==> job 7002: inputs <==
==> flow/design.v <==
`timescale 1ns / 1ps
module SimpleCPU(clk, rst, data_fromRAM, wrEn, addr_toRAM, data_toRAM, pCounter);
parameter SIZE = 10;
input clk, rst;
input wire [31:0] data_fromRAM;
output reg wrEn;
output reg [SIZE-1:0] addr_toRAM;
output reg [31:0] data_toRAM;
output reg [SIZE-1:0] pCounter;
reg [ 3:0] opcode, opcodeNext;
reg [13:0] operand1, operand2, operand1Next, operand2Next;
reg [SIZE-1:0]   pCounterNext;
reg [31:0] num1, num2, num1Next, num2Next;
reg [ 3:0] state, stateNext;
always @(posedge clk)begin
	state    <= stateNext;
	pCounter <= pCounterNext;
	opcode   <= opcodeNext;
	operand1 <= operand1Next;
	operand2 <= operand2Next;
	num1     <= num1Next;
	num2     <= num2Next;
end
always @*begin
	stateNext    = state;
	pCounterNext = pCounter;
	opcodeNext   = opcode;
	operand1Next = operand1;
	operand2Next = operand2;
	num1Next     = num1;
	num2Next     = num2;
	addr_toRAM   = 0;
	wrEn         = 0;
	data_toRAM   = 0;
if(rst)
	begin
	stateNext    = 0;
	pCounterNext = 0;
	opcodeNext   = 0;
	operand1Next = 0;
	operand2Next = 0;
	num1Next     = 0;
	num2Next     = 0;
	addr_toRAM   = 0;
	wrEn         = 0;
	data_toRAM   = 0;
	end
else 
	case(state)                       
		0: begin											 
			pCounterNext = pCounter;
			opcodeNext   = opcode;
			operand1Next = 0;
			operand2Next = 0;
			addr_toRAM   = pCounter;
			num2Next     = 0;
			wrEn         = 0;
			data_toRAM   = 0;
			stateNext    = 1;
		end 
		1:begin                    
			pCounterNext = pCounter;
			opcodeNext   = {data_fromRAM[28], data_fromRAM[31:29]};
			operand1Next = data_fromRAM[27:14];
			operand2Next = data_fromRAM[13:0];
			addr_toRAM   = operand1Next;
			num1Next     = data_fromRAM;
			wrEn         = 0;
			data_toRAM   = 0;
			if( {data_fromRAM[28], data_fromRAM[31:29]} == 4'b0101 ) 	begin
				stateNext = 5;
				addr_toRAM = data_fromRAM[13:0];
				num1Next = operand1;
			end
			else if( {data_fromRAM[28], data_fromRAM[31:29]} == 4'b1101 ) 	begin
				stateNext = 6;
				addr_toRAM = data_fromRAM[27:14];
				num1Next = operand1;
			end
			else if(data_fromRAM[28] == 0 )  
				stateNext = 2;  
			else 
				stateNext = 3;
		end
		2: begin          
			pCounterNext = pCounter;
			opcodeNext   = opcode;
			operand1Next = operand1;
			operand2Next = operand2;
			addr_toRAM   = operand2;
			num1Next     = data_fromRAM;
			wrEn         = 0;
			data_toRAM   = operand2;
			stateNext = 3;
		end
		3: begin            
			pCounterNext = pCounter + 1;
			opcodeNext = opcode;
			operand1Next = operand1;
			operand2Next = operand2;
			addr_toRAM = operand1;
			num1Next = num1;
			wrEn = 1;
			stateNext = 0;
			case(opcode)                       
				4'b0000: data_toRAM = num1Next + data_fromRAM;  
				4'b1000: data_toRAM = data_fromRAM + operand2;  
				4'b0001: data_toRAM = ~(num1Next & data_fromRAM);  
				4'b1001: data_toRAM = ~(data_fromRAM & operand2);  
				4'b0010: begin 
					if(data_fromRAM < 32)
						data_toRAM = num1 >> data_fromRAM; 
					else
						data_toRAM = num1 << (data_fromRAM - 32); 
				end
				4'b1010: begin 
					if(operand2 < 32)
						data_toRAM = data_fromRAM >> operand2; 
					else
						data_toRAM = data_fromRAM << (operand2 - 32); 
				end
				4'b0011: data_toRAM = num1Next < data_fromRAM;  
				4'b1011: data_toRAM = data_fromRAM < operand2;  
				4'b0100: data_toRAM = data_fromRAM;  
				4'b1100: data_toRAM = operand2;  
				4'b0101: begin 
					data_toRAM = data_fromRAM;
					addr_toRAM = operand1;
					wrEn = 1;
				end
				4'b1101: begin  
					num2Next = data_fromRAM;
					addr_toRAM = num2;
					data_toRAM = data_fromRAM;
					wrEn = 1;
				end
				4'b0110: begin  
					if(data_fromRAM == 0)
						pCounterNext = num1;
					else
						pCounterNext = pCounter + 1;
					wrEn = 0;
				end
				4'b1110: begin
					pCounterNext = data_fromRAM + operand2;  
					wrEn = 0;
				end
				4'b0111: data_toRAM = num1Next * data_fromRAM;  
				4'b1111: data_toRAM = data_fromRAM * operand2;  
			endcase 
		end
		4:begin                    
			pCounterNext = pCounter + 1;
			opcodeNext   = 4'b0100;
			operand1Next = operand1;
			operand2Next = operand2;
			data_toRAM	 = num2;
			wrEn         = 1; 
			stateNext 	 = 0; 
			if(opcode == 4'b0101)
				addr_toRAM   = operand1;
			else if (opcode == 4'b1101)
				addr_toRAM   = num1 ;
		end
		5: begin      
			pCounterNext = pCounter;
			opcodeNext   = opcode;
			operand1Next = operand1;
			operand2Next = operand2;
			addr_toRAM   = data_fromRAM;
			num1Next     = data_fromRAM;
			wrEn         = 0;
			data_toRAM   = operand2;
			stateNext = 3;
		end
		6: begin      
			pCounterNext = pCounter;
			opcodeNext   = opcode;
			operand1Next = operand1;
			operand2Next = operand2;
			addr_toRAM   = data_fromRAM;
			num1Next     = data_fromRAM;
			num2Next     = data_fromRAM;
			wrEn         = 0;
			data_toRAM   = operand2;
			stateNext = 2;
		end
		default: begin
			stateNext    = 0;
			pCounterNext = 0;
			opcodeNext   = 0;
			operand1Next = 0;
			operand2Next = 0;
			num1Next     = 0;
			num2Next     = 0;
			addr_toRAM   = 0;
			wrEn         = 0;
			data_toRAM   = 0;
		end
	endcase
end
endmodule
==> flow/run.sh <==
#!/bin/bash
# the make line also repeats each setting of config.mk as NAME=value (left out here)
make -C /OpenROAD-flow-scripts/flow DESIGN_CONFIG=/design/flow/config.mk WORK_HOME=/design/flow/orfs CLKGATE_MAP_FILE= finish
==> flow/config.mk <==
export PLATFORM = sky130hd
export DESIGN_NAME = SimpleCPU
export DESIGN_NICKNAME = SimpleCPU
export VERILOG_FILES = /design/flow/design.v
export SDC_FILE = /design/flow/constraint.sdc
export NUM_CORES = 4
export LEC_CHECK = 0
export CAP_MARGIN = 20
export CORE_MARGIN = 2
export CORE_UTILIZATION = 61
export SETUP_SLACK_MARGIN = 3.34
export SLEW_MARGIN = 20
export TNS_END_PERCENT = 5
==> flow/constraint.sdc <==
create_clock -name core_clock -period 11.5 [get_ports {clk}]
set_input_delay 2.3000 -clock core_clock [delete_from_list [all_inputs] [get_ports {clk}]]
set_output_delay 2.3000 -clock core_clock [all_outputs]
set_load 0.01 [all_outputs]
==> job 9129 (differences from job 7002) <==
- CELL_PAD_IN_SITES_GLOBAL_PLACEMENT: default -> 3
- CORE_UTILIZATION: 61 -> 40
- CTS_CLUSTER_DIAMETER: default -> 386
- CTS_CLUSTER_SIZE: default -> 95
- HOLD_SLACK_MARGIN: default -> -0.07
- PLACE_DENSITY_LB_ADDON: default -> 0.03
- SETUP_SLACK_MARGIN: 3.34 -> default
- TNS_END_PERCENT: 5 -> 40
==> flow/constraint.sdc (replaced) <==
create_clock -name core_clock -period 14.0 [get_ports {clk}]
set_input_delay 2.8000 -clock core_clock [delete_from_list [all_inputs] [get_ports {clk}]]
set_output_delay 2.8000 -clock core_clock [all_outputs]
set_load 0.01 [all_outputs]
==> qor summary <==
metric                                                                   job 7002        job 9129
Outcome                                                 aborted with a tool error  finished clean
Last stage reached                                       global routing (5_1_grt)               -
Post-placement worst setup slack                                        -0.937 ns       -0.109 ns
Post-CTS Setup Bufs                                                            31               0
Area post-placement                                                    0.0466 mm²      0.0447 mm²
Placed cells                                                                6,493           6,703
Final estimated routing congestion in global placement                       1.19            1.07
Die x size                                                                 265 µm          326 µm
Area of the placeable core                                             0.0672 mm²       0.103 mm²
Y dimension of the die                                                     265 µm          326 µm
Post-cts repair resize count                                                  282               1
Die Size                                                               0.0700 mm²       0.106 mm²
Placement row count                                                            95             118
DPL Wire Length                                                            180 mm          185 mm
Fp_density                                                                  61.7%           40.2%
